==> inputs of run D <==
// SingleCycle_Top
module SingleCycle_Top
(
	input				CLK	,
	input				RST	,
	output [9:0]	IMEM_ADDR	,
	input	 [15:0]	IMEM_RDATA	,
	output [9:0]	DMEM_ADDR	,
	output [15:0]	DMEM_WDATA	,
	output			DMEM_WE		,
	input	 [15:0]	DMEM_RDATA
);
Settings: LEC_CHECK=0, ABC_AREA=1, CAP_MARGIN=10, CORE_ASPECT_RATIO=1.73, CORE_MARGIN=2, CORE_UTILIZATION=40, CTS_CLUSTER_SIZE=98, HOLD_SLACK_MARGIN=0.04, PLACE_DENSITY_LB_ADDON=0.05, SETUP_SLACK_MARGIN=2.51, SLEW_MARGIN=20, TNS_END_PERCENT=95; clock period 8.66 ns.
run.sh (not shown) runs the stock make flow with config.mk's settings and CLKGATE_MAP_FILE=.
==> run E: changes against run D <==
Settings changed: ABC_AREA 1 to not set, CAP_MARGIN 10 to 20, CORE_ASPECT_RATIO 1.73 to not set, CORE_UTILIZATION 40 to 61, CTS_CLUSTER_DIAMETER set to 209, CTS_CLUSTER_SIZE 98 to not set, HOLD_SLACK_MARGIN 0.04 to not set, PLACE_DENSITY_LB_ADDON 0.05 to not set, SETUP_SLACK_MARGIN 2.51 to 2.88, TNS_END_PERCENT 95 to not set.
==> flow/constraint.sdc (replaced) <==
create_clock -name core_clock -period 10.6 [get_ports {CLK}]
set_input_delay 2.1200 -clock core_clock [delete_from_list [all_inputs] [get_ports {CLK}]]
set_output_delay 2.1200 -clock core_clock [all_outputs]
set_load 0.01 [all_outputs]
==> run C: changes against run D <==
Settings changed: ABC_AREA 1 to not set, CAP_MARGIN 10 to 20, CORE_ASPECT_RATIO 1.73 to not set, CORE_UTILIZATION 40 to 50, CTS_CLUSTER_SIZE 98 to not set, HOLD_SLACK_MARGIN 0.04 to not set, PLACE_DENSITY_LB_ADDON 0.05 to not set, SETUP_SLACK_MARGIN 2.51 to not set, TNS_END_PERCENT 95 to not set.
==> run K: changes against run D <==
Settings changed: CAP_MARGIN 10 to 20, CORE_ASPECT_RATIO 1.73 to 0.5, CORE_UTILIZATION 40 to 72, CTS_CLUSTER_DIAMETER set to 310, CTS_CLUSTER_SIZE 98 to 94, HOLD_SLACK_MARGIN 0.04 to not set, PLACE_DENSITY set to 0.36, PLACE_DENSITY_LB_ADDON 0.05 to not set, SETUP_SLACK_MARGIN 2.51 to not set, TNS_END_PERCENT 95 to 10.
==> flow/constraint.sdc (replaced) <==
create_clock -name core_clock -period 2.71 [get_ports {CLK}]
set_input_delay 0.5420 -clock core_clock [delete_from_list [all_inputs] [get_ports {CLK}]]
set_output_delay 0.5420 -clock core_clock [all_outputs]
set_load 0.01 [all_outputs]
==> notes <==
Run C finished but fails on setup timing. Run E aborted during global routing (5_1_grt). Run D stopped in global routing (5_1_grt), error GRT-0116. Run K stopped in clock tree synthesis (4_1_cts). Against run E, the area after synthesis of run K is smaller by about 1.2%. Of run E and run D, run D has the higher die area (gap 33%, measured against run D). In synthesized cell count, run D and run K do not differ.

==> build 56 <==
SingleCycle_Top again, from the RTL that the note above started with.
make LEC_CHECK=0 ABC_AREA=1 CAP_MARGIN=25 CELL_PAD_IN_SITES_GLOBAL_PLACEMENT=2 CORE_ASPECT_RATIO=1.42 CORE_MARGIN=8 CORE_UTILIZATION=24 CTS_CLUSTER_DIAMETER=88 CTS_CLUSTER_SIZE=77 GPL_ROUTABILITY_DRIVEN=0 MAX_ROUTING_LAYER=met4 PLACE_DENSITY_LB_ADDON=0.17 SLEW_MARGIN=25 finish   # period 16.0 ns
==> inputs of build 87, as changes to build 56 <==
CAP_MARGIN = 20   (was 25)
CELL_PAD_IN_SITES_GLOBAL_PLACEMENT = default   (was 2)
CORE_ASPECT_RATIO = default   (was 1.42)
CORE_MARGIN = 2   (was 8)
CORE_UTILIZATION = 58   (was 24)
CTS_CLUSTER_DIAMETER = default   (was 88)
CTS_CLUSTER_SIZE = default   (was 77)
GPL_ROUTABILITY_DRIVEN = default   (was 0)
MAX_ROUTING_LAYER = default   (was met4)
PLACE_DENSITY_LB_ADDON = default   (was 0.17)
SLEW_MARGIN = 20   (was 25)
==> flow/constraint.sdc (replaced) <==
create_clock -name core_clock -period 10.0 [get_ports {CLK}]
set_input_delay 2.0000 -clock core_clock [delete_from_list [all_inputs] [get_ports {CLK}]]
set_output_delay 2.0000 -clock core_clock [all_outputs]
set_load 0.01 [all_outputs]
==> inputs of trial 95, as changes to build 56 <==
ABC_AREA = default   (was 1)
CAP_MARGIN = 20   (was 25)
CELL_PAD_IN_SITES_GLOBAL_PLACEMENT = default   (was 2)
CORE_ASPECT_RATIO = default   (was 1.42)
CORE_MARGIN = 2   (was 8)
CORE_UTILIZATION = 40   (was 24)
CTS_CLUSTER_DIAMETER = default   (was 88)
CTS_CLUSTER_SIZE = default   (was 77)
GPL_ROUTABILITY_DRIVEN = default   (was 0)
MAX_ROUTING_LAYER = default   (was met4)
PLACE_DENSITY_LB_ADDON = default   (was 0.17)
SLEW_MARGIN = 20   (was 25)
==> flow/constraint.sdc (replaced) <==
create_clock -name core_clock -period 15.6 [get_ports {CLK}]
set_input_delay 3.1200 -clock core_clock [delete_from_list [all_inputs] [get_ports {CLK}]]
set_output_delay 3.1200 -clock core_clock [all_outputs]
set_load 0.01 [all_outputs]
==> results <==
- Build 56 went through all stages and came out clean. Build 87 ran to the end with violations: negative setup slack. Trial 95 passed the timing, design-rule and antenna checks.
- First-iteration DRC count: build 56 is smaller than build 87 (54%).
- Sequential share of layout area, highest first: build 56, trial 95, build 87.
- Against trial 95, the wire length of build 56 is higher by 25%.
- Clock power: build 87 > trial 95 > build 56.
- Against build 56, the via count of trial 95 is larger by 1.8%.
- Die area: build 87 < trial 95 < build 56.
- Non-clock buffer count, highest first: build 87, trial 95, build 56.
- In flip-flop count, build 87 and trial 95 do not differ.
- Global-route usage, lowest first: build 56, trial 95, build 87.
Power figures rest on the tool's default switching activity, not on a simulated workload.
